==> run E: inputs <==
==> flow/design.v <==
module decimator
               (
                clk,
                enable,
                rstn,
                filter_in,
                filter_out,
                ce_out
                );
  input   clk; 
  input   enable; 
  input   rstn; 
  input   [5:0] filter_in;  
  output  [20:0] filter_out;  
  output  ce_out; 
  reg  [3:0] cur_count;  
  wire phase_1;  
  reg  ce_out_reg;  
  reg  signed [5:0] input_register;  
  wire signed [5:0] section_in1;  
  wire signed [20:0] section_cast1;  
  wire signed [20:0] sum1;  
  reg  signed [20:0] section_out1;  
  wire signed [20:0] add_cast;  
  wire signed [20:0] add_cast_1;  
  wire signed [21:0] add_temp;  
  wire signed [20:0] section_in2;  
  wire signed [20:0] sum2;  
  reg  signed [20:0] section_out2;  
  wire signed [20:0] add_cast_2;  
  wire signed [20:0] add_cast_3;  
  wire signed [21:0] add_temp_1;  
  wire signed [20:0] section_in3;  
  wire signed [20:0] sum3;  
  reg  signed [20:0] section_out3;  
  wire signed [20:0] add_cast_4;  
  wire signed [20:0] add_cast_5;  
  wire signed [21:0] add_temp_2;  
  wire signed [20:0] section_in4;  
  wire signed [20:0] diff1;  
  wire signed [20:0] section_out4;  
  wire signed [20:0] sub_cast;  
  wire signed [20:0] sub_cast_1;  
  wire signed [21:0] sub_temp;  
  reg  signed [20:0] int_delay_pipe [0:1] ;  
  wire signed [20:0] section_in5;  
  wire signed [20:0] diff2;  
  wire signed [20:0] section_out5;  
  wire signed [20:0] sub_cast_2;  
  wire signed [20:0] sub_cast_3;  
  wire signed [21:0] sub_temp_1;  
  reg  signed [20:0] int_delay_pipe_1 [0:1] ;  
  wire signed [20:0] section_in6;  
  wire signed [20:0] diff3;  
  wire signed [20:0] section_out6;  
  wire signed [20:0] sub_cast_4;  
  wire signed [20:0] sub_cast_5;  
  wire signed [21:0] sub_temp_2;  
  reg  signed [20:0] int_delay_pipe_2 [0:1] ;  
  reg  signed [20:0] output_register;  
  always @ (posedge clk or negedge rstn)
    begin: ce_output
      if (rstn == 1'b0) begin
        cur_count <= 4'b0000;
      end
      else begin
        if (enable == 1'b1) begin
          if (cur_count == 4'b1111) begin
            cur_count <= 4'b0000;
          end
          else begin
            cur_count <= cur_count + 1'b1;
          end
        end
      end
    end  
  assign  phase_1 = (cur_count == 4'b0001 && enable == 1'b1)? 1'b1 : 1'b0;
  always @ (posedge clk or negedge rstn)
    begin: ce_output_register
      if (rstn == 1'b0) begin
        ce_out_reg <= 1'b0;
      end
      else begin
          ce_out_reg <= phase_1;
      end
    end  
  always @ (posedge clk or negedge rstn)
    begin: input_reg_process
      if (rstn == 1'b0) begin
        input_register <= 0;
      end
      else begin
        if (enable == 1'b1) begin
          input_register <= filter_in;
        end
      end
    end  
  assign section_in1 = input_register;
  assign section_cast1 = $signed({{15{section_in1[5]}}, section_in1});
  assign add_cast = section_cast1;
  assign add_cast_1 = section_out1;
  assign add_temp = add_cast + add_cast_1;
  assign sum1 = add_temp[20:0];
  always @ (posedge clk or negedge rstn)
    begin: integrator_delay_section1
      if (rstn == 1'b0) begin
        section_out1 <= 0;
      end
      else begin
        if (enable == 1'b1) begin
          section_out1 <= sum1;
        end
      end
    end  
  assign section_in2 = section_out1;
  assign add_cast_2 = section_in2;
  assign add_cast_3 = section_out2;
  assign add_temp_1 = add_cast_2 + add_cast_3;
  assign sum2 = add_temp_1[20:0];
  always @ (posedge clk or negedge rstn)
    begin: integrator_delay_section2
      if (rstn == 1'b0) begin
        section_out2 <= 0;
      end
      else begin
        if (enable == 1'b1) begin
          section_out2 <= sum2;
        end
      end
    end  
  assign section_in3 = section_out2;
  assign add_cast_4 = section_in3;
  assign add_cast_5 = section_out3;
  assign add_temp_2 = add_cast_4 + add_cast_5;
  assign sum3 = add_temp_2[20:0];
  always @ (posedge clk or negedge rstn)
    begin: integrator_delay_section3
      if (rstn == 1'b0) begin
        section_out3 <= 0;
      end
      else begin
        if (enable == 1'b1) begin
          section_out3 <= sum3;
        end
      end
    end  
  assign section_in4 = section_out3;
  assign sub_cast = section_in4;
  assign sub_cast_1 = diff1;
  assign sub_temp = sub_cast - sub_cast_1;
  assign section_out4 = sub_temp[20:0];
  always @ (posedge clk or negedge rstn)
    begin: comb_delay_section4
      if (rstn == 1'b0) begin
        int_delay_pipe[0] <= 21'b000000000000000000000;
        int_delay_pipe[1] <= 21'b000000000000000000000;
      end
      else begin
        if (phase_1 == 1'b1) begin
          int_delay_pipe[1] <= int_delay_pipe[0];
          int_delay_pipe[0] <= section_in4;
        end
      end
    end  
  assign diff1 = int_delay_pipe[1];
  assign section_in5 = section_out4;
  assign sub_cast_2 = section_in5;
  assign sub_cast_3 = diff2;
  assign sub_temp_1 = sub_cast_2 - sub_cast_3;
  assign section_out5 = sub_temp_1[20:0];
  always @ (posedge clk or negedge rstn)
    begin: comb_delay_section5
      if (rstn == 1'b0) begin
        int_delay_pipe_1[0] <= 21'b000000000000000000000;
        int_delay_pipe_1[1] <= 21'b000000000000000000000;
      end
      else begin
        if (phase_1 == 1'b1) begin
          int_delay_pipe_1[1] <= int_delay_pipe_1[0];
          int_delay_pipe_1[0] <= section_in5;
        end
      end
    end  
  assign diff2 = int_delay_pipe_1[1];
  assign section_in6 = section_out5;
  assign sub_cast_4 = section_in6;
  assign sub_cast_5 = diff3;
  assign sub_temp_2 = sub_cast_4 - sub_cast_5;
  assign section_out6 = sub_temp_2[20:0];
  always @ (posedge clk or negedge rstn)
    begin: comb_delay_section6
      if (rstn == 1'b0) begin
        int_delay_pipe_2[0] <= 21'b000000000000000000000;
        int_delay_pipe_2[1] <= 21'b000000000000000000000;
      end
      else begin
        if (phase_1 == 1'b1) begin
          int_delay_pipe_2[1] <= int_delay_pipe_2[0];
          int_delay_pipe_2[0] <= section_in6;
        end
      end
    end  
  assign diff3 = int_delay_pipe_2[1];
  always @ (posedge clk or negedge rstn)
    begin: output_reg_process
      if (rstn == 1'b0) begin
        output_register <= 0;
      end
      else begin
        if (phase_1 == 1'b1) begin
          output_register <= section_out6;
        end
      end
    end  
  assign ce_out = ce_out_reg;
  assign filter_out = output_register;
endmodule   
`timescale 1 ns / 1 ns
module loop_filter
          (
           clk,
           rstn,
           enable,
           filter_in,
           ceout,
           filter_out,
           a2,a3,b1,b2
          );
  input   clk;
  input   rstn;
  input   enable;
  input   signed [15:0] filter_in;   
  output  ceout;
  output  signed [15:0] filter_out;   
  input signed [17:0] a2,a3,b1,b2;
  wire enb_1_16_0;
  wire signed [33:0] b_1_out1;   
  wire signed [33:0] b_2_out1;   
  wire signed [15:0] CastCAS_out1;   
  wire signed [33:0] a_2_out1;   
  wire signed [33:0] a_3_out1;   
  wire signed [15:0] CastStates3_out1;   
  reg signed [15:0] BodyDelay3_out1;   
  wire signed [36:0] BodyLSum2_sub_cast;   
  wire signed [37:0] BodyLSum2_sub_cast_1;   
  wire signed [36:0] BodyLSum2_sub_cast_2;   
  wire signed [37:0] BodyLSum2_sub_cast_3;   
  wire signed [37:0] BodyLSum2_sub_temp;   
  wire signed [36:0] BodyLSum2_out1;   
  wire signed [37:0] BodyRSum2_sub_cast;   
  wire signed [36:0] BodyRSum2_sub_cast_1;   
  wire signed [37:0] BodyRSum2_sub_cast_2;   
  wire signed [37:0] BodyRSum2_sub_temp;   
  wire signed [36:0] BodyRSum2_out1;   
  wire signed [15:0] CastStates2_out1;   
  reg signed [15:0] BodyDelay2_out1;   
  wire signed [36:0] HeadSum1_add_cast;   
  wire signed [37:0] HeadSum1_add_cast_1;   
  wire signed [36:0] HeadSum1_add_cast_2;   
  wire signed [37:0] HeadSum1_add_cast_3;   
  wire signed [37:0] HeadSum1_add_temp;   
  wire signed [36:0] HeadSum1_out1;   
  assign b_1_out1 = b1 * filter_in;
  assign b_2_out1 = b2 * filter_in;
  assign enb_1_16_0 = enable;
  assign a_2_out1 = a2 * CastCAS_out1;
  assign a_3_out1 = a3 * CastCAS_out1;
  assign CastStates3_out1 = {{3{a_3_out1[33]}}, a_3_out1[33:21]};
  always @(posedge clk or negedge rstn)
    begin : BodyDelay3_process
      if (rstn == 1'b0) begin
        BodyDelay3_out1 <= 16'sb0000000000000000;
      end
      else begin
        if (enb_1_16_0) begin
          BodyDelay3_out1 <= CastStates3_out1;
        end
      end
    end
  assign BodyLSum2_sub_cast = {{2{b_2_out1[33]}}, {b_2_out1, 1'b0}};
  assign BodyLSum2_sub_cast_1 = BodyLSum2_sub_cast;
  assign BodyLSum2_sub_cast_2 = {BodyDelay3_out1, 21'b000000000000000000000};
  assign BodyLSum2_sub_cast_3 = BodyLSum2_sub_cast_2;
  assign BodyLSum2_sub_temp = BodyLSum2_sub_cast_1 - BodyLSum2_sub_cast_3;
  assign BodyLSum2_out1 = ((BodyLSum2_sub_temp[37] == 1'b0) && (BodyLSum2_sub_temp[36] != 1'b0) ? 37'sh0FFFFFFFFF :
              ((BodyLSum2_sub_temp[37] == 1'b1) && (BodyLSum2_sub_temp[36] != 1'b1) ? 37'sh1000000000 :
              $signed(BodyLSum2_sub_temp[36:0])));
  assign BodyRSum2_sub_cast = BodyLSum2_out1;
  assign BodyRSum2_sub_cast_1 = a_2_out1;
  assign BodyRSum2_sub_cast_2 = BodyRSum2_sub_cast_1;
  assign BodyRSum2_sub_temp = BodyRSum2_sub_cast - BodyRSum2_sub_cast_2;
  assign BodyRSum2_out1 = ((BodyRSum2_sub_temp[37] == 1'b0) && (BodyRSum2_sub_temp[36] != 1'b0) ? 37'sh0FFFFFFFFF :
              ((BodyRSum2_sub_temp[37] == 1'b1) && (BodyRSum2_sub_temp[36] != 1'b1) ? 37'sh1000000000 :
              $signed(BodyRSum2_sub_temp[36:0])));
  assign CastStates2_out1 = ((BodyRSum2_out1[36] == 1'b0) && (BodyRSum2_out1[35:21] == 15'b111111111111111) ? 16'sb0111111111111111 :
              $signed(BodyRSum2_out1[36:21]));
  always @(posedge clk or negedge rstn)
    begin : BodyDelay2_process
      if (rstn == 1'b0) begin
        BodyDelay2_out1 <= 16'sb0000000000000000;
      end
      else begin
        if (enb_1_16_0) begin
          BodyDelay2_out1 <= CastStates2_out1;
        end
      end
    end
  assign HeadSum1_add_cast = {{2{b_1_out1[33]}}, {b_1_out1, 1'b0}};
  assign HeadSum1_add_cast_1 = HeadSum1_add_cast;
  assign HeadSum1_add_cast_2 = {BodyDelay2_out1, 21'b000000000000000000000};
  assign HeadSum1_add_cast_3 = HeadSum1_add_cast_2;
  assign HeadSum1_add_temp = HeadSum1_add_cast_1 + HeadSum1_add_cast_3;
  assign HeadSum1_out1 = ((HeadSum1_add_temp[37] == 1'b0) && (HeadSum1_add_temp[36] != 1'b0) ? 37'sh0FFFFFFFFF :
              ((HeadSum1_add_temp[37] == 1'b1) && (HeadSum1_add_temp[36] != 1'b1) ? 37'sh1000000000 :
              $signed(HeadSum1_add_temp[36:0])));
  assign CastCAS_out1 = ((HeadSum1_out1[36] == 1'b0) && (HeadSum1_out1[35:31] != 5'b00000) ? 16'sb0111111111111111 :
              ((HeadSum1_out1[36] == 1'b1) && (HeadSum1_out1[35:31] != 5'b11111) ? 16'sb1000000000000000 :
              $signed(HeadSum1_out1[31:16])));
  assign filter_out = CastCAS_out1;
  assign ceout = enable;
endmodule   
module dlf_core (
   input             clk,
   input             rstn,
   input             dlf_en,
   input  [4:0]      tdc_dout,
   input  [17:0]     dlf_a2,
   input  [17:0]     dlf_a3,
   input  [17:0]     dlf_b1,
   input  [17:0]     dlf_b2,
   input  [14:0]     dlf_sdm_nc_in,
   output [15:0]     dlf_out,
   output            dlf_valid
   );
   wire signed [5:0]  dec_in;
   wire signed [20:0] dec_out;
   wire signed [15:0] dec_out_slc;
   wire signed [15:0] dlf_sdm_nc_in_ext;
   wire signed [15:0] dlf_in;
   wire signed [15:0] lf_out;
   wire               dec_ce;
   reg  [15:0]        dlf_out_r;
   reg                dlf_valid_r;
   assign dec_in = tdc_dout - 6'sd16;
   assign dlf_sdm_nc_in_ext = {1'b0,dlf_sdm_nc_in};
   assign dec_out_slc = dec_out[20:5];
   assign dlf_in = dec_out_slc - dlf_sdm_nc_in_ext;
   decimator decimator_1(
			 .clk(clk),
			 .enable(dlf_en),
			 .rstn(rstn),
			 .filter_in(dec_in),
			 .filter_out(dec_out),
			 .ce_out(dec_ce)
			 );
   loop_filter loop_filter_1(
			     .clk(clk),
			     .rstn(rstn),
			     .enable(dec_ce),
			     .filter_in(dlf_in),
			     .ceout(),
			     .filter_out(lf_out),
			     .a2(dlf_a2),
			     .a3(dlf_a3),
			     .b1(dlf_b1),
			     .b2(dlf_b2)
			     );
   always @(posedge clk or negedge rstn) begin
      if (rstn == 1'b0) begin
	 dlf_out_r <= 16'd0;
	 dlf_valid_r <= 1'b0;
      end
      else begin
	 dlf_valid_r <= dec_ce;
	 if (dec_ce)
	   dlf_out_r <= lf_out;
      end
   end
   assign dlf_out = dlf_out_r;
   assign dlf_valid = dlf_valid_r;
endmodule
==> flow/run.sh <==
#!/bin/bash
# the make line also repeats each setting of config.mk as NAME=value (left out here)
make -C /OpenROAD-flow-scripts/flow DESIGN_CONFIG=/design/flow/config.mk WORK_HOME=/design/flow/orfs CLKGATE_MAP_FILE= finish
==> flow/config.mk <==
export PLATFORM = sky130hd
export DESIGN_NAME = dlf_core
export DESIGN_NICKNAME = dlf_core
export VERILOG_FILES = /design/flow/design.v
export SDC_FILE = /design/flow/constraint.sdc
export NUM_CORES = 4
export LEC_CHECK = 0
export ABC_AREA = 1
export CAP_MARGIN = 20
export CELL_PAD_IN_SITES_GLOBAL_PLACEMENT = 0
export CORE_ASPECT_RATIO = 0.97
export CORE_MARGIN = 2
export CORE_UTILIZATION = 72
export CTS_CLUSTER_DIAMETER = 25
export GPL_ROUTABILITY_DRIVEN = 0
export HOLD_SLACK_MARGIN = -0.05
export MAX_ROUTING_LAYER = met4
export MIN_ROUTING_LAYER = met1
export SETUP_SLACK_MARGIN = 3.87
export SLEW_MARGIN = 20
export TNS_END_PERCENT = 5
==> flow/constraint.sdc <==
create_clock -name core_clock -period 13.7 [get_ports {clk}]
set_input_delay 2.7400 -clock core_clock [delete_from_list [all_inputs] [get_ports {clk}]]
set_output_delay 2.7400 -clock core_clock [all_outputs]
set_load 0.01 [all_outputs]
==> run Z: changes against run E <==
Settings changed: ABC_AREA 1 to default, CELL_PAD_IN_SITES_GLOBAL_PLACEMENT 0 to default, CORE_ASPECT_RATIO 0.97 to default, CORE_UTILIZATION 72 to 11, CTS_CLUSTER_DIAMETER 25 to default, GPL_ROUTABILITY_DRIVEN 0 to default, HOLD_SLACK_MARGIN -0.05 to default, MAX_ROUTING_LAYER met4 to default, MIN_ROUTING_LAYER met1 to default, SETUP_SLACK_MARGIN 3.87 to default, TNS_END_PERCENT 5 to default.
==> flow/constraint.sdc (replaced) <==
create_clock -name core_clock -period 37.5 [get_ports {clk}]
set_input_delay 7.5000 -clock core_clock [delete_from_list [all_inputs] [get_ports {clk}]]
set_output_delay 7.5000 -clock core_clock [all_outputs]
set_load 0.01 [all_outputs]
==> metrics.yaml <==
final.setup.worst_slack_ns: -4.28
drt-initial-drc-count: 5630
setup_violations: 29
so.violations: "setup timing"
run_status: "failed layout checks"
Source of the figures above: run E

==> metrics.yaml <==
run_status: "complete, no violations"
placer_s_final_routability_congestion_estimate: 0.830
numCtsBuffers: 37
cts.reportedPaths.clkPinSlew_ns: 0.05
final.setup.worst_slack_ns: 9.59
drt-initial-drc-count: 2274
Source of the figures above: run Z


---

==> run a <==
// dlf_core: RTL as listed in full above, without the edits since
make LEC_CHECK=0 CAP_MARGIN=20 CELL_PAD_IN_SITES_DETAIL_PLACEMENT=2 CELL_PAD_IN_SITES_GLOBAL_PLACEMENT=3 CORE_MARGIN=2 CORE_UTILIZATION=37 GPL_TIMING_DRIVEN=1 HOLD_SLACK_MARGIN=0.11 MAX_ROUTING_LAYER=met4 MIN_ROUTING_LAYER=met2 SETUP_SLACK_MARGIN=5.0 SLEW_MARGIN=25 TNS_END_PERCENT=15 finish   # period 25.1 ns
run.sh (not shown) runs the stock make flow with config.mk's settings and CLKGATE_MAP_FILE=.
==> inputs of run b, as changes to run a <==
==> flow/config.mk (replaced) <==
export PLATFORM = sky130hd
export DESIGN_NAME = dlf_core
export DESIGN_NICKNAME = dlf_core
export VERILOG_FILES = /design/flow/design.v
export SDC_FILE = /design/flow/constraint.sdc
export NUM_CORES = 4
export LEC_CHECK = 0
export ABC_AREA = 1
export CAP_MARGIN = 20
export CELL_PAD_IN_SITES_DETAIL_PLACEMENT = 0
export CELL_PAD_IN_SITES_GLOBAL_PLACEMENT = 1
export CORE_ASPECT_RATIO = 0.96
export CORE_MARGIN = 2
export CORE_UTILIZATION = 48
export CTS_CLUSTER_DIAMETER = 230
export MAX_ROUTING_LAYER = met5
export MIN_ROUTING_LAYER = met2
export PLACE_DENSITY_LB_ADDON = 0.2
export SLEW_MARGIN = 25
export TNS_END_PERCENT = 95
==> flow/constraint.sdc (replaced) <==
create_clock -name core_clock -period 20.1 [get_ports {clk}]
set_input_delay 4.0200 -clock core_clock [delete_from_list [all_inputs] [get_ports {clk}]]
set_output_delay 4.0200 -clock core_clock [all_outputs]
set_load 0.01 [all_outputs]
==> impl_metrics.ini <==
; yosys + openroad results
[status]
outcome = timing/DRC/antenna clean

[final_layout]
inverters_excl_clock = 1479

[yosys]
floorplan.nets = 8597

[floorplan]
dieArea_um2 = 169000
dieWidth_um = 411
die_h_um = 411

[routing]
top_layer = met4
That was run a.
==> impl_metrics.ini <==
; yosys + openroad results
[floorplan]
dieWidth_um = 367
dieArea_um2 = 129000
die_h_um = 352

[global_route]
grt.busiest_layer = met3

[yosys]
floorplan.nets = 9246

[status]
outcome = timing/DRC/antenna clean

[final_layout]
inverters_excl_clock = 1831
That was run b.
